==> flow/design.v <==
module dec #(parameter w=2)(
	input [w-1:0] s,
	input e,
	output reg [2**w-1:0] o
);
	always @ (*) begin
		o = 0;
		if (e)
  		  o[s] = 1;
	end
endmodule
module rgst #(
	parameter w=8
)(
	input clk, rst_b, ld, clr,
	input [w-1:0] d,
	output reg [w-1:0] q
);
	always @ (posedge clk, negedge rst_b)
		if (!rst_b)			q <= 0;
		else if (clr)			q <= 0;
		else if (ld)			q <= d;
endmodule
module cntr #(parameter w=8)(
	input clk, rst_b,c_up,clr,
	output reg [w-1:0] q
);
	always @ (posedge clk, negedge rst_b)
		if (!rst_b)			q <= 0;
		else if (c_up)			q <= q+1;
		else if (clr)			q <= 0;
endmodule
module pktmux(
  input [63:0] pkt,msg_len,
  input pad_pkt,zero_pkt,mgln_pkt,
  output reg [63:0] o
);
  always @ (*)
    if (pad_pkt == 1)         o=(1<<63);
    else if (zero_pkt == 1)   o=0;
    else if (mgln_pkt == 1)   o=msg_len;
    else                      o=pkt;
endmodule
module regfl(
  input clk,rst_b,we,
  input [2:0] s,
  input [63:0] d,
  output [511:0] q
);
  wire [7:0] dout;
  dec #(.w(3)) inst1(.s(s),.e(we),.o(dout));
  generate
    genvar i;
    for (i=0; i<8; i=i+1) begin:v
      rgst #(.w(64)) gi(.clk(clk),.rst_b(rst_b),.clr(1'b0),.d(d),.ld(dout[i]),
          .q(q[511-i*64:448-i*64]));
    end
  endgenerate
endmodule
module sha2indpath(
  input clk,rst_b,clr,st_pkt,pad_pkt,zero_pkt,mgln_pkt,
  input [63:0] pkt,
  output [2:0] idx,
  output [511:0] blk
);
  wire [63:0] mlen, mout;
  wire [21:0] mlen_r;
  assign mlen = {42'b0, mlen_r};
  pktmux inst1(.pkt(pkt),.pad_pkt(pad_pkt),.zero_pkt(zero_pkt),
      .mgln_pkt(mgln_pkt),.msg_len(mlen),.o(mout));
  regfl inst2(.clk(clk),.rst_b(rst_b),.we(st_pkt),.d(mout),
      .s(idx),.q(blk));
  cntr #(.w(3)) inst3(.clk(clk),.rst_b(rst_b),.clr(clr),.c_up(st_pkt),.q(idx));
  rgst #(.w(22)) inst4(.clk(clk),.rst_b(rst_b),.clr(clr),.q(mlen_r),
      .ld(st_pkt&(~(pad_pkt|zero_pkt|mgln_pkt))),
      .d(mlen_r+22'd64));
endmodule
module sha2inctrl(
  input clk,rst_b,lst_pkt,
  input [2:0] idx,
  output reg st_pkt,pad_pkt,
  output reg zero_pkt,mgln_pkt,
  output reg blk_val,msg_end
);
  localparam START=0,RX_PKT=1,PAD=2,ZERO=3,MGLN=4,MSG_END=5,STOP=6;
  reg [2:0] st,st_nxt;
  always @ (*)
    case(st)
      START,RX_PKT: if (lst_pkt == 0)             st_nxt=RX_PKT;
                    else                          st_nxt=PAD;
      PAD,ZERO:     if (idx == 6)                 st_nxt=MGLN;
                    else                          st_nxt=ZERO;
      MGLN:                                       st_nxt=MSG_END;
      MSG_END,STOP:                               st_nxt=STOP;
      default:                                    st_nxt=STOP;
    endcase
  always @ (*) begin
    blk_val=0;
    msg_end=0;
    st_pkt=0;
    pad_pkt=0;
    zero_pkt=0;
    mgln_pkt=0;
    case(st)
      START: begin
        st_pkt=1; end
      RX_PKT: begin
        st_pkt=1;
        if (idx == 0)
          blk_val=1; end
      PAD: begin
        st_pkt=1;
        pad_pkt=1;
        if (idx == 0)
          blk_val=1; end
      ZERO: begin
        st_pkt=1;
        zero_pkt=1;
        if (idx == 0)
          blk_val=1; end
      MGLN: begin
        st_pkt=1;
        mgln_pkt=1; end
      MSG_END: begin
        blk_val=1;
        msg_end=1; end
    endcase
  end
  always @ (posedge clk, negedge rst_b)
    if (rst_b == 0)                                 st<=START;
    else                                            st<=st_nxt;
endmodule
module sha2in(
  input clk,rst_b,lst_pkt,
  input [63:0] pkt,
  output [511:0] blk,
  output blk_val,msg_end
);
  wire [2:0] idx;
  wire st_pkt,pad_pkt,zero_pkt,mgln_pkt;
  sha2inctrl ctrl(.clk(clk),.rst_b(rst_b),.lst_pkt(lst_pkt),.idx(idx),
      .st_pkt(st_pkt),.pad_pkt(pad_pkt),.zero_pkt(zero_pkt),
      .mgln_pkt(mgln_pkt),.blk_val(blk_val),.msg_end(msg_end));
  sha2indpath dpath(.clk(clk),.rst_b(rst_b),.clr(1'b0),.st_pkt(st_pkt),
      .pad_pkt(pad_pkt),.zero_pkt(zero_pkt),.mgln_pkt(mgln_pkt),
      .pkt(pkt),.idx(idx),.blk(blk));
endmodule
Settings: LEC_CHECK=0, ABC_AREA=1, CAP_MARGIN=15, CORE_ASPECT_RATIO=0.5, CORE_MARGIN=2, CORE_UTILIZATION=72, CTS_CLUSTER_DIAMETER=347, CTS_CLUSTER_SIZE=99, SETUP_SLACK_MARGIN=0.59, SLEW_MARGIN=20, TNS_END_PERCENT=5; clock period 2.11 ns.
run.sh (not shown) runs the stock make flow with config.mk's settings and CLKGATE_MAP_FILE=.
The starting point ended with an error in clock tree synthesis (4_1_cts) (DPL-0038).
Rerun with:
==> flow/config.mk (replaced) <==
export PLATFORM = sky130hd
export DESIGN_NAME = sha2in
export DESIGN_NICKNAME = sha2in
export VERILOG_FILES = /design/flow/design.v
export SDC_FILE = /design/flow/constraint.sdc
export NUM_CORES = 4
export LEC_CHECK = 0
export CAP_MARGIN = 20
export CORE_MARGIN = 2
export CORE_UTILIZATION = 40
export SLEW_MARGIN = 20
==> flow/constraint.sdc (replaced) <==
create_clock -name core_clock -period 4.0 [get_ports {clk}]
set_input_delay 0.8000 -clock core_clock [delete_from_list [all_inputs] [get_ports {clk}]]
set_output_delay 0.8000 -clock core_clock [all_outputs]
set_load 0.01 [all_outputs]
Now the flow passed the timing, DRC and antenna checks; die area went up by 68%; synthesized area falls by 5.6%; synthesized cell count drops by 27%.
Rerun with:
--- a/flow/config.mk
+++ b/flow/config.mk
@@ -9,3 +9,5 @@
 export CORE_MARGIN = 2
-export CORE_UTILIZATION = 40
+export CORE_UTILIZATION = 66
+export CTS_CLUSTER_DIAMETER = 397
+export PLACE_DENSITY = 0.37
 export SLEW_MARGIN = 20
==> flow/constraint.sdc (replaced) <==
create_clock -name core_clock -period 2.48 [get_ports {clk}]
set_input_delay 0.4960 -clock core_clock [delete_from_list [all_inputs] [get_ports {clk}]]
set_output_delay 0.4960 -clock core_clock [all_outputs]
set_load 0.01 [all_outputs]
After rerunning:
- die area shrinks by well over a third
- non-clock buffer count grows by 14
- worst setup slack gets worse by 800 ps
- sequential power grows by well over a third
- wire length grows by a quarter to a third
Power is estimated from default activity; no workload was simulated.
